// alu_top
module alu_top #(
    parameter A_WIDTH_TOP = 16,
    parameter B_WIDTH_TOP = 16
) (
    input   CLK,rst,
    input   [3 : 0] ALU_FUNC,
    input   [A_WIDTH_TOP - 1 : 0] A,
    input   [B_WIDTH_TOP - 1 : 0] B,
    output  [A_WIDTH_TOP + B_WIDTH_TOP - 1 : 0] Arith_OUT, Logic_OUT, CMP_OUT,Shift_OUT,
    output  Carry_OUT, Arith_Flag, Logic_Flag, CMP_Flag, Shift_Flag
);
wire Arith_EN, Logic_EN, CMP_EN, Shift_EN;
Decoder_Unit U0 (
    .DEC_ALU_FUNC(ALU_FUNC[3 : 2]),
    .DEC_Arith_Enable(Arith_EN),
    .DEC_Logic_Enable(Logic_EN),
    .DEC_CMP_Enable  (CMP_EN),
    .DEC_Shift_Enable(Shift_EN)
);
Arithmetic_Unit #(.A_WIDTH(A_WIDTH_TOP), .B_WIDTH(B_WIDTH_TOP)) U1 (
    .clk(CLK),
    .rst(rst),
    .A(A),
    .B(B),
    .Arith_ALU_FUNC(ALU_FUNC[1 : 0]),
    .Arith_Enable(Arith_EN),
    .Arith_OUT(Arith_OUT),
    .Carry_OUT(Carry_OUT),
    .Arith_Flag(Arith_Flag)
);
Logic_Unit #(.A_WIDTH(A_WIDTH_TOP), .B_WIDTH(B_WIDTH_TOP)) U2 (
    .clk(CLK),
    .rst(rst),
    .A(A),
    .B(B),
    .Logic_ALU_FUNC(ALU_FUNC[1 : 0]),
    .Logic_Enable(Logic_EN),
    .Logic_OUT(Logic_OUT),
    .Logic_Flag(Logic_Flag)
);
CMP_Unit #(.A_WIDTH(A_WIDTH_TOP), .B_WIDTH(B_WIDTH_TOP)) U3 (
    .clk(CLK),
    .rst(rst),
    .A(A),
    .B(B),
    .CMP_ALU_FUNC(ALU_FUNC[1 : 0]),
    .CMP_Enable(CMP_EN),
    .CMP_OUT(CMP_OUT),
    .CMP_Flag(CMP_Flag)
);
Shift_Unit #(.A_WIDTH(A_WIDTH_TOP), .B_WIDTH(B_WIDTH_TOP)) U4 (
    .clk(CLK),
    .rst(rst),
    .A(A),
    .B(B),
    .Shift_ALU_FUNC(ALU_FUNC[1 : 0]),
    .Shift_Enable(Shift_EN),
    .Shift_OUT(Shift_OUT),
    .Shift_Flag(Shift_Flag)
);
endmodule
==> flow/config.mk <==
export PLATFORM = sky130hd
export DESIGN_NAME = alu_top
export DESIGN_NICKNAME = alu_top
export VERILOG_FILES = /design/flow/design.v
export SDC_FILE = /design/flow/constraint.sdc
export NUM_CORES = 4
export LEC_CHECK = 0
export ABC_AREA = 1
export CAP_MARGIN = 15
export CORE_MARGIN = 2
export CORE_UTILIZATION = 72
export CTS_CLUSTER_DIAMETER = 261
export CTS_CLUSTER_SIZE = 41
export HOLD_SLACK_MARGIN = -0.08
export MAX_ROUTING_LAYER = met4
export MIN_ROUTING_LAYER = met1
export SETUP_SLACK_MARGIN = 5.0
export SLEW_MARGIN = 20
export TNS_END_PERCENT = 25
==> flow/constraint.sdc <==
create_clock -name core_clock -period 102.0 [get_ports {CLK}]
set_input_delay 20.4000 -clock core_clock [delete_from_list [all_inputs] [get_ports {CLK}]]
set_output_delay 20.4000 -clock core_clock [all_outputs]
set_load 0.01 [all_outputs]
run.sh (not shown) runs the stock make flow with config.mk's settings and CLKGATE_MAP_FILE=.
==> next run, changes <==
==> flow/config.mk (replaced) <==
export PLATFORM = sky130hd
export DESIGN_NAME = alu_top
export DESIGN_NICKNAME = alu_top
export VERILOG_FILES = /design/flow/design.v
export SDC_FILE = /design/flow/constraint.sdc
export NUM_CORES = 4
export LEC_CHECK = 0
export ABC_AREA = 0
export CAP_MARGIN = 15
export CORE_MARGIN = 2
export CORE_UTILIZATION = 35
export CTS_CLUSTER_DIAMETER = 261
export CTS_CLUSTER_SIZE = 98
export MIN_ROUTING_LAYER = met1
export PLACE_DENSITY = 0.77
export SETUP_SLACK_MARGIN = 5.0
export SLEW_MARGIN = 0
export TNS_END_PERCENT = 25
==> flow/constraint.sdc (replaced) <==
create_clock -name core_clock -period 166.0 [get_ports {CLK}]
set_input_delay 33.2000 -clock core_clock [delete_from_list [all_inputs] [get_ports {CLK}]]
set_output_delay 33.2000 -clock core_clock [all_outputs]
set_load 0.01 [all_outputs]
Result:
- The new run completed with no timing, DRC or antenna violations
- cell area goes down by about 13%
- die area is higher by 97%
- clock-buffer cell count is higher by 1
- non-clock buffer count drops by 350
- global-route usage went down by 22 points
- cell count drops by about 10%
- synthesized cell count went down by about 17%
- worst setup slack improves by 33 ns
==> next run, changes <==
--- a/flow/config.mk
+++ b/flow/config.mk
@@ -6,12 +6,12 @@
 export NUM_CORES = 4
 export LEC_CHECK = 0
-export ABC_AREA = 0
+export ABC_AREA = 1
 export CAP_MARGIN = 15
 export CORE_MARGIN = 2
-export CORE_UTILIZATION = 35
+export CORE_UTILIZATION = 40
 export CTS_CLUSTER_DIAMETER = 261
 export CTS_CLUSTER_SIZE = 98
 export MIN_ROUTING_LAYER = met1
-export PLACE_DENSITY = 0.77
+export PLACE_DENSITY_LB_ADDON = 0.12
 export SETUP_SLACK_MARGIN = 5.0
 export SLEW_MARGIN = 0
Result:
- The changed run produced a clean layout
- hold slack is better by 0.0034 ns
- routed wire length is about the same
- core utilization increases by 5.0 points
- register-to-register slack is better by 0.98 ns
- fmax increases by a few percent
- first-iteration DRC count decreases by a quarter to a third
==> next run, changes <==
==> flow/config.mk (replaced) <==
export PLATFORM = sky130hd
export DESIGN_NAME = alu_top
export DESIGN_NICKNAME = alu_top
export VERILOG_FILES = /design/flow/design.v
export SDC_FILE = /design/flow/constraint.sdc
export NUM_CORES = 4
export LEC_CHECK = 0
export ABC_AREA = 0
export CAP_MARGIN = 15
export CORE_ASPECT_RATIO = 0.57
export CORE_MARGIN = 8
export CORE_UTILIZATION = 35
export CTS_CLUSTER_DIAMETER = 212
export CTS_CLUSTER_SIZE = 93
export GPL_ROUTABILITY_DRIVEN = 0
export GPL_TIMING_DRIVEN = 0
export HOLD_SLACK_MARGIN = 0.28
export MIN_ROUTING_LAYER = met1
export PLACE_DENSITY = 0.41
export SLEW_MARGIN = 0
export TNS_END_PERCENT = 25
Result:
- The changed run passed the timing, DRC and antenna checks
- design area went up by 0.33%
- global-route usage went down by 0.25 points
- worst hold slack is worse by 0.0038 ns
- count of clock-buffer cells in the layout went up by 1
- wire length went up by 24%
- critical path depth went down by 169
- setup slack is worse by 19 ns
- area after synthesis went down by 3.0%

---

Setup of job 7132:
Starting RTL as in the previous note.
Design alu_top, start of the top module:
module alu_top #(
    parameter A_WIDTH_TOP = 16,
    parameter B_WIDTH_TOP = 16
) (
    input   CLK,rst,
    input   [3 : 0] ALU_FUNC,
    input   [A_WIDTH_TOP - 1 : 0] A,
    input   [B_WIDTH_TOP - 1 : 0] B,
    output  [A_WIDTH_TOP + B_WIDTH_TOP - 1 : 0] Arith_OUT, Logic_OUT, CMP_OUT,Shift_OUT,
    output  Carry_OUT, Arith_Flag, Logic_Flag, CMP_Flag, Shift_Flag
);
wire Arith_EN, Logic_EN, CMP_EN, Shift_EN;
Decoder_Unit U0 (
    .DEC_ALU_FUNC(ALU_FUNC[3 : 2]),
    .DEC_Arith_Enable(Arith_EN),
    .DEC_Logic_Enable(Logic_EN),
    .DEC_CMP_Enable  (CMP_EN),
    .DEC_Shift_Enable(Shift_EN)
);
Arithmetic_Unit #(.A_WIDTH(A_WIDTH_TOP), .B_WIDTH(B_WIDTH_TOP)) U1 (
    .clk(CLK),
    .rst(rst),
    .A(A),
    .B(B),
    .Arith_ALU_FUNC(ALU_FUNC[1 : 0]),
    .Arith_Enable(Arith_EN),
    .Arith_OUT(Arith_OUT),
    .Carry_OUT(Carry_OUT),
    .Arith_Flag(Arith_Flag)
);
Logic_Unit #(.A_WIDTH(A_WIDTH_TOP), .B_WIDTH(B_WIDTH_TOP)) U2 (
    .clk(CLK),
    .rst(rst),
    .A(A),
    .B(B),
    .Logic_ALU_FUNC(ALU_FUNC[1 : 0]),
    .Logic_Enable(Logic_EN),
    .Logic_OUT(Logic_OUT),
    .Logic_Flag(Logic_Flag)
);
CMP_Unit #(.A_WIDTH(A_WIDTH_TOP), .B_WIDTH(B_WIDTH_TOP)) U3 (
    .clk(CLK),
    .rst(rst),
    .A(A),
    .B(B),
    .CMP_ALU_FUNC(ALU_FUNC[1 : 0]),
    .CMP_Enable(CMP_EN),
    .CMP_OUT(CMP_OUT),
    .CMP_Flag(CMP_Flag)
);
Shift_Unit #(.A_WIDTH(A_WIDTH_TOP), .B_WIDTH(B_WIDTH_TOP)) U4 (
    .clk(CLK),
    .rst(rst),
    .A(A),
    .B(B),
    .Shift_ALU_FUNC(ALU_FUNC[1 : 0]),
    .Shift_Enable(Shift_EN),
    .Shift_OUT(Shift_OUT),
    .Shift_Flag(Shift_Flag)
);
endmodule
Settings: LEC_CHECK=0, CAP_MARGIN=20, CORE_MARGIN=2, CORE_UTILIZATION=70, CTS_CLUSTER_DIAMETER=134, HOLD_SLACK_MARGIN=-0.09, MAX_ROUTING_LAYER=met4, SETUP_SLACK_MARGIN=5.0, SLEW_MARGIN=20; clock period 97.7 ns.
Job 7132 got as far as global routing, where a tool error ended the run.
Input changes introduced in job 5206 (baseline for comparison: job 7132):
Settings: clearing HOLD_SLACK_MARGIN, which used to be -0.09; swapping 70 for 71 in CORE_UTILIZATION; putting PLACE_DENSITY at 0.66 where nothing was set; swapping 134 for 323 in CTS_CLUSTER_DIAMETER; putting CTS_CLUSTER_SIZE at 59 where nothing was set; clearing SETUP_SLACK_MARGIN, which used to be 5.0; swapping 97.7 for 126.0 in the clock period (ns, I/O delays scaled along).
==> results <==
Every stage of the flow completed for job 5206, and the final layout passed the timing, DRC and antenna checks.
Compared with job 7132, in job 5206 weighted congestion reported at the end of routability-driven placement now smaller, number of placement rows went down 1.2%, post-place setup slack now sits higher, yosys stat cell total saw little to no change.
Job 5206 vs. job 7132: die size now smaller, post-cts sizing count fell by 256, y dimension of the die went down about 0.7%, initial standard-cell utilization of the core has increased.

---

The RTL this note starts from:
==> flow/design.v <==
module Decoder_Unit (
    input [1 : 0] DEC_ALU_FUNC,
    output reg DEC_Arith_Enable, DEC_Logic_Enable, DEC_CMP_Enable, DEC_Shift_Enable
);
always @(*) begin
    DEC_Arith_Enable = 1'b0;
    DEC_Logic_Enable = 1'b0;
    DEC_CMP_Enable   = 1'b0;
    DEC_Shift_Enable = 1'b0;
    case (DEC_ALU_FUNC)
        2'b00: DEC_Arith_Enable = 1'b1;
        2'b01: DEC_Logic_Enable = 1'b1;
        2'b10: DEC_CMP_Enable   = 1'b1;
        2'b11: DEC_Shift_Enable = 1'b1;
        default: begin
            DEC_Arith_Enable = 1'b0;
            DEC_Logic_Enable = 1'b0;
            DEC_CMP_Enable   = 1'b0;
            DEC_Shift_Enable = 1'b0; 
    end
    endcase
end
endmodule
module Arithmetic_Unit #(
    parameter A_WIDTH = 16,
    parameter B_WIDTH = 16
) (
    input clk,rst,
    input [A_WIDTH - 1 : 0] A,
    input [B_WIDTH - 1 : 0] B,
    input [1 : 0] Arith_ALU_FUNC,
    input Arith_Enable,
    output reg [A_WIDTH + B_WIDTH - 1 : 0] Arith_OUT,
    output reg Carry_OUT, Arith_Flag       
);
reg [A_WIDTH + B_WIDTH - 1 : 0] ADD_Signal;
always @(posedge clk or negedge rst) begin
    if(!rst) begin 
        Arith_OUT  <=  'b0;
        Carry_OUT  <= 1'b0; 
        Arith_Flag <= 1'b0; 
end
else begin
    Arith_Flag <= Arith_Enable;
    if(Arith_Enable) begin
        case (Arith_ALU_FUNC)
            2'b00: begin
                if (A_WIDTH >= B_WIDTH) begin
                    Arith_OUT <= A + B;
                    {Carry_OUT,ADD_Signal[A_WIDTH - 1 : 0]} <= A + B;
                end
                else begin
                    Arith_OUT <= A + B;
                    {Carry_OUT,ADD_Signal[B_WIDTH - 1 : 0]} <= A + B;
                end
            end
            2'b01: Arith_OUT <= A - B;
            2'b10: Arith_OUT <= A * B;
            2'b11: Arith_OUT <= (B == 0) ? 'b0 : A / B;
            default: begin
                Arith_OUT <=  'b0;
                Carry_OUT <= 1'b0; 
            end
        endcase 
    end
  end
end
endmodule
module Logic_Unit #(
    parameter A_WIDTH = 16,
    parameter B_WIDTH = 16
) (
    input clk,rst,
    input [A_WIDTH - 1 : 0] A,
    input [B_WIDTH - 1 : 0] B,
    input [1 : 0] Logic_ALU_FUNC,
    input Logic_Enable,
    output reg [A_WIDTH + B_WIDTH - 1 : 0] Logic_OUT,
    output reg Logic_Flag       
);
always @(posedge clk or negedge rst) begin
    if(!rst) begin
    Logic_OUT  <= 16'b0;
    Logic_Flag <= 1'b0;
end
else begin
    Logic_Flag <= Logic_Enable;
    if(Logic_Enable) begin
        case (Logic_ALU_FUNC)
            2'b00: Logic_OUT <=   A & B; 
            2'b01: Logic_OUT <=   A | B;
            2'b10: Logic_OUT <= ~(A & B);
            2'b11: Logic_OUT <= ~(A | B);
            default: begin
                Logic_OUT <= 16'b0;
            end
        endcase
    end
  end
end
endmodule
module CMP_Unit #(
    parameter A_WIDTH = 16,
    parameter B_WIDTH = 16
) (
    input clk,rst,
    input [A_WIDTH - 1 : 0] A,
    input [B_WIDTH - 1 : 0] B,    
    input [1 : 0] CMP_ALU_FUNC,
    input CMP_Enable,
    output reg [A_WIDTH + B_WIDTH - 1 : 0] CMP_OUT,
    output reg CMP_Flag       
);
always @(posedge clk or negedge rst) begin
    if(!rst) begin
       CMP_OUT  <= 16'b0;
       CMP_Flag <= 1'b0;
    end
    else begin
    CMP_Flag <= CMP_Enable;    
    if(CMP_Enable) begin
        case (CMP_ALU_FUNC)
            2'b00: CMP_OUT <= 16'b0; 
            2'b01: begin
                if( A == B)
                CMP_OUT <= 16'b1;
                else
                CMP_OUT <= 16'b0;
            end
            2'b10:begin
                if( A > B)
                CMP_OUT <= 16'b10;
                else
                CMP_OUT <= 16'b0;
            end
            2'b11:begin
                if( A < B)
                CMP_OUT <= 16'b11;
                else
                CMP_OUT <= 16'b0;
            end
            default: begin
                CMP_OUT <= 16'b0;
            end
        endcase
    end
  end
end
endmodule
module Shift_Unit #(
    parameter A_WIDTH = 16,
    parameter B_WIDTH = 16
) (
    input clk,rst,
    input [A_WIDTH - 1 : 0] A,
    input [B_WIDTH - 1 : 0] B,
    input [1 : 0] Shift_ALU_FUNC,
    input Shift_Enable,
    output reg [A_WIDTH + B_WIDTH - 1 : 0] Shift_OUT,
    output reg Shift_Flag       
);
always @(posedge clk or negedge rst) begin
  if(!rst) begin
    Shift_OUT  <= 16'b0;
    Shift_Flag <= 1'b0;
end
else begin
    Shift_Flag <= Shift_Enable;
    if(Shift_Enable) begin
        case (Shift_ALU_FUNC)
            2'b00: Shift_OUT <= A >> 1; 
            2'b01: Shift_OUT <= A << 1;
            2'b10: Shift_OUT <= B >> 1;
            2'b11: Shift_OUT <= B << 1;
            default: begin
                Shift_OUT <= 16'b0;
            end
        endcase
    end
  end
end
endmodule
module alu_top #(
    parameter A_WIDTH_TOP = 16,
    parameter B_WIDTH_TOP = 16
) (
    input   CLK,rst,
    input   [3 : 0] ALU_FUNC,
    input   [A_WIDTH_TOP - 1 : 0] A,
    input   [B_WIDTH_TOP - 1 : 0] B,
    output  [A_WIDTH_TOP + B_WIDTH_TOP - 1 : 0] Arith_OUT, Logic_OUT, CMP_OUT,Shift_OUT,
    output  Carry_OUT, Arith_Flag, Logic_Flag, CMP_Flag, Shift_Flag
);
wire Arith_EN, Logic_EN, CMP_EN, Shift_EN;
Decoder_Unit U0 (
    .DEC_ALU_FUNC(ALU_FUNC[3 : 2]),
    .DEC_Arith_Enable(Arith_EN),
    .DEC_Logic_Enable(Logic_EN),
    .DEC_CMP_Enable  (CMP_EN),
    .DEC_Shift_Enable(Shift_EN)
);
Arithmetic_Unit #(.A_WIDTH(A_WIDTH_TOP), .B_WIDTH(B_WIDTH_TOP)) U1 (
    .clk(CLK),
    .rst(rst),
    .A(A),
    .B(B),
    .Arith_ALU_FUNC(ALU_FUNC[1 : 0]),
    .Arith_Enable(Arith_EN),
    .Arith_OUT(Arith_OUT),
    .Carry_OUT(Carry_OUT),
    .Arith_Flag(Arith_Flag)
);
Logic_Unit #(.A_WIDTH(A_WIDTH_TOP), .B_WIDTH(B_WIDTH_TOP)) U2 (
    .clk(CLK),
    .rst(rst),
    .A(A),
    .B(B),
    .Logic_ALU_FUNC(ALU_FUNC[1 : 0]),
    .Logic_Enable(Logic_EN),
    .Logic_OUT(Logic_OUT),
    .Logic_Flag(Logic_Flag)
);
CMP_Unit #(.A_WIDTH(A_WIDTH_TOP), .B_WIDTH(B_WIDTH_TOP)) U3 (
    .clk(CLK),
    .rst(rst),
    .A(A),
    .B(B),
    .CMP_ALU_FUNC(ALU_FUNC[1 : 0]),
    .CMP_Enable(CMP_EN),
    .CMP_OUT(CMP_OUT),
    .CMP_Flag(CMP_Flag)
);
Shift_Unit #(.A_WIDTH(A_WIDTH_TOP), .B_WIDTH(B_WIDTH_TOP)) U4 (
    .clk(CLK),
    .rst(rst),
    .A(A),
    .B(B),
    .Shift_ALU_FUNC(ALU_FUNC[1 : 0]),
    .Shift_Enable(Shift_EN),
    .Shift_OUT(Shift_OUT),
    .Shift_Flag(Shift_Flag)
);
endmodule
clock: 130.0 ns
lec_check: 0
abc_area: 1
cap_margin: 20
cell_pad_in_sites_detail_placement: 2
core_aspect_ratio: 0.71
core_margin: 3
core_utilization: 40
gpl_routability_driven: 0
min_routing_layer: met1
slew_margin: 20
tns_end_percent: 90
The baseline did not get past 3_5_place_dp.
Then changed:
==> flow/config.mk (replaced) <==
export PLATFORM = sky130hd
export DESIGN_NAME = alu_top
export DESIGN_NICKNAME = alu_top
export VERILOG_FILES = /design/flow/design.v
export SDC_FILE = /design/flow/constraint.sdc
export NUM_CORES = 4
export LEC_CHECK = 0
export CAP_MARGIN = 20
export CORE_ASPECT_RATIO = 0.5
export CORE_MARGIN = 7
export CORE_UTILIZATION = 65
export PLACE_DENSITY_LB_ADDON = 0.02
export SLEW_MARGIN = 20
export TNS_END_PERCENT = 10
=> The new run went through all stages and came out clean; synthesized area went down by a few percent; die area falls by a quarter to a third; synthesized cell count shrinks by about a fifth.
Then changed:
==> flow/config.mk (replaced) <==
export PLATFORM = sky130hd
export DESIGN_NAME = alu_top
export DESIGN_NICKNAME = alu_top
export VERILOG_FILES = /design/flow/design.v
export SDC_FILE = /design/flow/constraint.sdc
export NUM_CORES = 4
export LEC_CHECK = 0
export ABC_AREA = 1
export CAP_MARGIN = 15
export CORE_MARGIN = 2
export CORE_UTILIZATION = 71
export CTS_CLUSTER_DIAMETER = 323
export CTS_CLUSTER_SIZE = 59
export MAX_ROUTING_LAYER = met4
export PLACE_DENSITY = 0.66
export SLEW_MARGIN = 20
Outcome: Design area goes up by 2.1%; core utilization goes up by 5.2 points; critical path depth rose by 205; global-route usage climbs by 4.2 points; fmax grows by 3.4%; via count is about the same.
Then changed:
==> flow/config.mk (replaced) <==
export PLATFORM = sky130hd
export DESIGN_NAME = alu_top
export DESIGN_NICKNAME = alu_top
export VERILOG_FILES = /design/flow/design.v
export SDC_FILE = /design/flow/constraint.sdc
export NUM_CORES = 4
export LEC_CHECK = 0
export CAP_MARGIN = 20
export CORE_MARGIN = 2
export CORE_UTILIZATION = 40
export SLEW_MARGIN = 20
What happened: Final cell count drops by 7.3%; worst setup slack degrades by 2.8 ns; register-to-register slack degrades by 1.0 ns; design area drops by 0.76%; routed wire length climbs by 8.3%; critical path depth drops by 207.
